## gcd
module gcd (
    input  logic        clk_i,
    input  logic        rst_i,
    input  logic        start_i,
    input  logic [31:0] a_i,
    input  logic [31:0] b_i,
    output logic        busy_o,
    output logic        valid_o,
    output logic [31:0] result_o
);
Size in the first run: roughly 1200 cells after synthesis, about 9600 um^2 of cells after synthesis.
clock: 6.0 ns
lec_check: 0
abc_area: 0
cap_margin: 20
core_aspect_ratio: 1.98
core_margin: 2
core_utilization: 40
cts_cluster_diameter: 379
cts_cluster_size: 98
place_density_lb_addon: 0.04
setup_slack_margin: -0.6
slew_margin: 20
tns_end_percent: 10
run.sh (not shown) runs the stock make flow with config.mk's settings and CLKGATE_MAP_FILE=.
The first run finished clean.
Edit:
ABC_AREA = unset   (was 0)
CORE_ASPECT_RATIO = unset   (was 1.98)
CORE_UTILIZATION = 61   (was 40)
CTS_CLUSTER_DIAMETER = unset   (was 379)
CTS_CLUSTER_SIZE = unset   (was 98)
PLACE_DENSITY = 0.6   (was unset)
PLACE_DENSITY_LB_ADDON = unset   (was 0.04)
SETUP_SLACK_MARGIN = unset   (was -0.6)
TNS_END_PERCENT = unset   (was 10)
clock period = 5.02 ns   (was 6.0 ns; I/O delays follow)
What happened:
- The changed run passed the timing, design-rule and antenna checks
- count of clock-buffer cells in the layout went down by 2
- setup slack got worse by 0.59 ns
- synthesized area is unchanged
- global-route usage went up by 8.5 points
- wire length went down by about 15%
- non-clock buffer count went up by 22
- worst hold slack improved by 0.0030 ns
- sequential share of layout area went down by 0.17 points

========
The RTL this note starts from:
==> flow/design.v <==
module gcd (
    input  logic        clk_i,
    input  logic        rst_i,
    input  logic        start_i,
    input  logic [31:0] a_i,
    input  logic [31:0] b_i,
    output logic        busy_o,
    output logic        valid_o,
    output logic [31:0] result_o
);
    logic [31:0] a, a_nxt;
    logic [31:0] b, b_nxt;
    logic [5:0]  k, k_nxt;           
    logic [31:0] result, result_nxt;
    typedef enum logic [3:0] {
        IDLE       = 4'b0000,
        LOAD       = 4'b0001,
        CHK_ZERO   = 4'b0010,
        FACTOR2    = 4'b0011,
        STRIP_A    = 4'b0100,
        STRIP_B    = 4'b0101,
        CMP        = 4'b0110,
        SUB        = 4'b0111,
        DONE       = 4'b1000
    } state_t;
    state_t state, state_nxt;
    logic a_is_zero, b_is_zero;
    logic both_even, a_even, b_even;
    logic a_gt_b;
    logic b_will_be_zero;           
    assign a_is_zero = (a == 0);
    assign b_is_zero = (b == 0);
    assign both_even = (a[0] == 0) && (b[0] == 0);
    assign a_even    = (a[0] == 0);
    assign b_even    = (b[0] == 0);
    assign a_gt_b    = (a > b);
    logic load_inputs, inc_k, shift_a, shift_b, swap, set_res;
    always_comb begin
        state_nxt   = state;
        load_inputs = 1'b0;
        inc_k       = 1'b0;
        shift_a     = 1'b0;
        shift_b     = 1'b0;
        swap        = 1'b0;
        set_res     = 1'b0;
        a_nxt      = a;
        b_nxt      = b;
        k_nxt      = k;
        result_nxt = result;
        b_will_be_zero = 1'b0;
        case (state)
            IDLE: begin
                if (start_i) begin
                    load_inputs = 1'b1;           
                    state_nxt   = LOAD;
                end
            end
            LOAD: begin
                a_nxt = a_i;                      
                b_nxt = b_i;
                k_nxt = 6'd0;                     
                state_nxt = CHK_ZERO;
            end
            CHK_ZERO: begin
                if (a_is_zero && b_is_zero) begin
                    set_res     = 1'b1;
                    result_nxt  = 32'd0;
                    state_nxt   = DONE;
                end else if (a_is_zero) begin
                    set_res     = 1'b1;
                    result_nxt  = b;
                    state_nxt   = DONE;
                end else if (b_is_zero) begin
                    set_res     = 1'b1;
                    result_nxt  = a;
                    state_nxt   = DONE;
                end else begin
                    state_nxt = FACTOR2;
                end
            end
            FACTOR2: begin
                if (both_even) begin
                    shift_a = 1'b1;
                    shift_b = 1'b1;
                    inc_k   = 1'b1;
                    a_nxt = a >> 1;
                    b_nxt = b >> 1;
                    k_nxt = k + 1'b1;
                    state_nxt = FACTOR2;           
                end else begin
                    state_nxt = STRIP_A;
                end
            end
            STRIP_A: begin
                if (a_even) begin
                    shift_a = 1'b1;
                    a_nxt   = a >> 1;
                    state_nxt = STRIP_A;
                end else begin
                    state_nxt = STRIP_B;
                end
            end
            STRIP_B: begin
                if (b_even) begin
                    shift_b = 1'b1;
                    b_nxt   = b >> 1;
                    state_nxt = STRIP_B;
                end else begin
                    state_nxt = CMP;
                end
            end
            CMP: begin
                if (a_gt_b) begin
                    swap  = 1'b1;
                    a_nxt = b;
                    b_nxt = a;
                end
                state_nxt = SUB;
            end
            SUB: begin
                b_nxt = b - a;                      
                b_will_be_zero = (b_nxt == 0);
                if (b_will_be_zero) begin
                    set_res     = 1'b1;
                    result_nxt  = a << k;         
                    state_nxt   = DONE;
                end else begin
                    state_nxt = STRIP_B;
                end
            end
            DONE: begin
                state_nxt = IDLE;                  
            end
            default: state_nxt = IDLE;            
        endcase
    end
    always_ff @(posedge clk_i or posedge rst_i) begin
        if (rst_i) begin
            a      <= 32'd0;
            b      <= 32'd0;
            k      <= 6'd0;
            result <= 32'd0;
        end else begin
            a      <= a_nxt;
            b      <= b_nxt;
            k      <= k_nxt;
            result <= result_nxt;
        end
    end
    always_ff @(posedge clk_i or posedge rst_i) begin
        if (rst_i)
            state <= IDLE;
        else
            state <= state_nxt;
    end
    always_ff @(posedge clk_i or posedge rst_i) begin
        if (rst_i) begin
            busy_o   <= 1'b0;
            valid_o  <= 1'b0;
            result_o <= 32'd0;
        end else begin
            busy_o   <= (state != IDLE) && (state != DONE);
            valid_o  <= set_res;                
            result_o <= result_nxt;
        end
    end
endmodule
export LEC_CHECK = 0
export ABC_AREA = 0
export CAP_MARGIN = 20
export CELL_PAD_IN_SITES_DETAIL_PLACEMENT = 0
export CELL_PAD_IN_SITES_GLOBAL_PLACEMENT = 0
export CORE_MARGIN = 2
export CORE_UTILIZATION = 70
export CTS_CLUSTER_DIAMETER = 26
export CTS_CLUSTER_SIZE = 76
export MIN_ROUTING_LAYER = met1
export PLACE_DENSITY = 0.35
export SETUP_SLACK_MARGIN = 0.47
export SLEW_MARGIN = 20
export TNS_END_PERCENT = 55
create_clock -name core_clock -period 3.18 [get_ports {clk_i}]
The starting point died in 5_1_grt.
Then changed:
- ABC_AREA: 0 -> unset
- CELL_PAD_IN_SITES_DETAIL_PLACEMENT: 0 -> unset
- CELL_PAD_IN_SITES_GLOBAL_PLACEMENT: 0 -> unset
- CORE_UTILIZATION: 70 -> 64
- CTS_CLUSTER_DIAMETER: 26 -> unset
- CTS_CLUSTER_SIZE: 76 -> unset
- MIN_ROUTING_LAYER: met1 -> unset
- PLACE_DENSITY: 0.35 -> unset
- SETUP_SLACK_MARGIN: 0.47 -> unset
- TNS_END_PERCENT: 55 -> unset
- clock period: 3.18 -> 4.16 ns (I/O delays scaled with it)
With this change the flow finished but fails on setup timing.
Die size rose by about 9%.
Synthesized cell count does not change.
Synthesized area stays the same.
Then changed:
- clock period: 4.16 -> 4.26 ns (I/O delays scaled with it)
Result: The changed run completed, yet does not pass: setup timing. Non-clock buffer count falls by 19. Synthesized area stays the same. Final area falls by 2.0%. Die area is unchanged.
Then changed:
- CORE_UTILIZATION: 64 -> 72
- CTS_CLUSTER_DIAMETER: unset -> 26
- CTS_CLUSTER_SIZE: unset -> 36
- PLACE_DENSITY_LB_ADDON: unset -> 0.26
- SETUP_SLACK_MARGIN: unset -> 1.1
- clock period: 4.26 -> 3.96 ns (I/O delays scaled with it)
This time the run died in 5_1_grt.
Die area fell by 11%.
Area after synthesis does not change.
Synthesized cell count is unchanged.
Then changed:
- ABC_AREA: unset -> 1
- CORE_UTILIZATION: 72 -> 68
- CTS_CLUSTER_DIAMETER: 26 -> 274
- CTS_CLUSTER_SIZE: 36 -> 95
- PLACE_DENSITY: unset -> 0.37
- PLACE_DENSITY_LB_ADDON: 0.26 -> unset
- SETUP_SLACK_MARGIN: 1.1 -> unset
- TNS_END_PERCENT: unset -> 15
- clock period: 3.96 -> 3.04 ns (I/O delays scaled with it)
This time the run finished but fails on setup timing.
Area after synthesis is higher by 8.0%.
Synthesized cell count is higher by 42%.
Die size is higher by 14%.
